## build 88
Design top, start of the top module:
module top(input clk, rst_raw, up, left, right, down, 
           input [15:0]switches, output dp,a,b,c,d,e,f,g, output [3:0]anode,
           output load_done, output reg fsm_done);
    wire [7:0] A, B;     
    wire [3:0] init_ram_addr, fsm_ram_addr, ram_addr;    
    wire [1:0] rf_w_addr;
    wire rf_w_en;
    wire ram_w_en, init_ram_w_en, fsm_ram_w_en;    
    wire [1:0] reg_r_addr1, reg_r_addr2, reg_r_addr3, reg_r_addr4;
    wire [7:0] init_w_ram_data, fsm_w_ram_data, 
               w_ram_data, r_ram_data;   
    wire acc_en, acc_clear;
    wire done;
    wire [3:0] pp0, pp1;  
    wire [1:0] A1, A2, B1, B2;   
    wire [4:0] acc;  
    wire [4:0] C11, C12, C21, C22;   
    wire up_clean, left_clean, rst, right_clean, down_clean;    
    reg load_en;
    reg load_button;     
    reg start_button;    
    reg C11_button, C12_button, C21_button, C22_button;  
    reg display;     
    debouncer udb(.clk(clk), .raw(up), .clean(up_clean)); 
    debouncer ldb(.clk(clk), .raw(left), .clean(left_clean)); 
    debouncer cdb(.clk(clk), .raw(rst_raw), .clean(rst));  
    debouncer rdb(.clk(clk), .raw(right), .clean(right_clean)); 
    debouncer ddb(.clk(clk), .raw(down), .clean(down_clean)); 
    load_RAM init(.clk(clk), 
                  .rst(rst), 
                  .en(load_en), 
                  .button(load_button), 
                  .matrices(switches), 
                  .write_en(init_ram_w_en), 
                  .done(load_done), 
                  .ram_addr(init_ram_addr),
                  .w_ram_data(init_w_ram_data));   
    controller fsm(.clk(clk),
                   .rst(rst),
                   .start(start_button),
                   .acc(acc),
                   .ram_addr(fsm_ram_addr),
                   .rf_w_addr(rf_w_addr),
                   .ram_w_en(fsm_ram_w_en), 
                   .rf_w_en(rf_w_en), 
                   .w_ram_data(fsm_w_ram_data), 
                   .reg_r_addr1(reg_r_addr1), 
                   .reg_r_addr2(reg_r_addr2), 
                   .reg_r_addr3(reg_r_addr3), 
  ...
For scale: about 230 flip-flops, ~36 I/O pins, roughly 12000 sq um of cells after synthesis.
clock: 10.0 ns
lec_check: 0
cap_margin: 20
cell_pad_in_sites_detail_placement: 1
cell_pad_in_sites_global_placement: 2
core_margin: 2
core_utilization: 40
slew_margin: 20
run.sh (not shown) runs the stock make flow with config.mk's settings and CLKGATE_MAP_FILE=.
Modified inputs, build 64 compared to build 88
Settings: putting GPL_ROUTABILITY_DRIVEN at 0 where nothing was set; swapping 20 for 25 in SLEW_MARGIN; swapping 20 for 10 in CAP_MARGIN; putting MAX_ROUTING_LAYER at met5 where nothing was set; swapping 2 for 8 in CORE_MARGIN; putting CORE_ASPECT_RATIO at 0.95 where nothing was set; putting SETUP_SLACK_MARGIN at 2.97 where nothing was set; clearing CELL_PAD_IN_SITES_DETAIL_PLACEMENT, which used to be 1; swapping 40 for 34 in CORE_UTILIZATION; putting MIN_ROUTING_LAYER at met2 where nothing was set; putting TNS_END_PERCENT at 45 where nothing was set.
## What came out
- Build 64: all stages complete, timing, DRC and antenna checks passed
- The TritonCTS buffer count of build 64 exceeds that of build 88 by 3.7%.
- Relative to build 88, switching power as a share of total power has gone up in build 64.
- Build 88 → build 64: clock skew shows no meaningful change; count of placed standard cells including taps went up; die area saw an increase; final worst setup slack roughly the same; sequential fraction of design power comparable.
- Wire: build 64 routes more than build 88
- Diff build 88 and build 64: detailed-route wire length per cell higher in build 88
- Build 64 ended up with ddb.counter[9] as its destination of the critical timing path; build 88 ended up with udb.counter[7].
[inputs] build 12 vs build 64
Settings: removing GPL_ROUTABILITY_DRIVEN (formerly 0); changing CORE_MARGIN from 8 to 2; removing MAX_ROUTING_LAYER (formerly met5); changing CORE_UTILIZATION from 34 to 66; removing SETUP_SLACK_MARGIN (formerly 2.97); removing TNS_END_PERCENT (formerly 45); changing SLEW_MARGIN from 25 to 20; removing CORE_ASPECT_RATIO (formerly 0.95); changing CAP_MARGIN from 10 to 20; removing MIN_ROUTING_LAYER (formerly met2); removing CELL_PAD_IN_SITES_GLOBAL_PLACEMENT (formerly 2); changing the clock period (ns, I/O delays scaled along) from 10.0 to 4.33.
==> comparison <==
- Build 12 against build 64: global-route usage shows an increase of 4.6 points, final HPWL from detailed placement shows a reduction of 15%.
- Die span in x (build 12 vs. build 64) decreases by more than a quarter
- Clock group share of total power: build 12 vs build 64 down 3.7 points
- Setup slack in build 12 is smaller than in build 64.
- Sort build 64 and build 12 by via count asc -> top: build 12
- Sequential share of layout area for build 12 is higher than for build 64.
- Relative to build 64, met2 usage has increased by 18 points in build 12.
- Static power due to leakage ended up about 2.5% lower on build 12 than on build 64.
- Between build 12 and build 64, it is build 12 whose met1 routed wirelength after detailed routing is higher, by 11 mm.
- Compared with build 64, build 12 ends up with less cell area.
Edits applied to the flow inputs when going from build 12 to build 84:
Settings: CTS_CLUSTER_SIZE: unset -> 14; SETUP_SLACK_MARGIN: unset -> 1.5; CORE_UTILIZATION: 66 -> 72; the clock period (ns, I/O delays scaled along): 4.33 -> 6.16.
Notes after the runs:
Share of the clock period used by the worst path after layout in build 84 is 16 points below build 12.
Wire length on met2 ends up higher on build 84.
Power (build 12 / build 84): 1.4
When the final numbers for build 84 and build 12 were put side by side, the final cell count turned out to be smaller in build 84.
Clock power improves in build 84 relative to build 12.
| width of the die | lower: build 84 |
[build 84] fraction of met1 tracks used by global routing rose 1.6 points relative to build 12
When build 84 is measured against build 12, its number of clock buffers in the layout turns out about 10% lower.

========
top again, from the RTL that the note above started with.
Settings: LEC_CHECK=0, ABC_AREA=1, CAP_MARGIN=20, CORE_MARGIN=2, CORE_UTILIZATION=72, CTS_CLUSTER_DIAMETER=224, CTS_CLUSTER_SIZE=14, GPL_ROUTABILITY_DRIVEN=0, HOLD_SLACK_MARGIN=0.29, MIN_ROUTING_LAYER=met1, PLACE_DENSITY_LB_ADDON=0.16, SETUP_SLACK_MARGIN=0.31, SLEW_MARGIN=40, TNS_END_PERCENT=65; clock period 2.39 ns.
The starting point finished clean.
Next try:
Settings changed: GPL_ROUTABILITY_DRIVEN 0 to 1, SETUP_SLACK_MARGIN 0.31 to 0.7, TNS_END_PERCENT 65 to not set.
Clock period 2.39 ns to 2.38 ns, I/O delays scaled along.
What happened: The changed run stopped in 5_1_grt. Synthesized area stays the same. Die size stays the same. Synthesized cell count does not change.
Next try:
Settings changed: CTS_CLUSTER_DIAMETER 224 to 396, CTS_CLUSTER_SIZE 14 to 21, GPL_ROUTABILITY_DRIVEN 1 to not set, MIN_ROUTING_LAYER met1 to not set, SETUP_SLACK_MARGIN 0.7 to 0.37, SLEW_MARGIN 40 to 20.
Clock period 2.38 ns to 2.43 ns, I/O delays scaled along.
=>
- The new run passed the timing, DRC and antenna checks
- synthesized cell count is unchanged
- die area does not change
- synthesized area is unchanged
Next try:
Settings changed: CAP_MARGIN 20 to 0, CTS_CLUSTER_DIAMETER 396 to 372, CTS_CLUSTER_SIZE 21 to 10, HOLD_SLACK_MARGIN 0.29 to not set, PLACE_DENSITY_LB_ADDON 0.16 to 0.01, SETUP_SLACK_MARGIN 0.37 to -0.24.
What happened: Non-clock buffer count went down by 10; utilization went down by 0.69 points; via count decreases slightly; sequential share of layout area is higher by 0.29 points.
Next try:
Settings changed: ABC_AREA 1 to not set, CAP_MARGIN 0 to 20, CORE_UTILIZATION 72 to 40, CTS_CLUSTER_DIAMETER 372 to not set, CTS_CLUSTER_SIZE 10 to not set, PLACE_DENSITY_LB_ADDON 0.01 to not set, SETUP_SLACK_MARGIN -0.24 to not set.
Clock period 2.43 ns to 4.46 ns, I/O delays scaled along.
Result:
- The changed run ran to the end with no violations
- sequential share of layout area came out lower by 0.50 points
- routed wire length came out lower by 8.8%
- clock power came out lower by about 40%
- area after synthesis came out higher by about 2.3%
- global-route usage came out lower by 15 points
Power figures rest on the tool's default switching activity, not on a simulated workload.
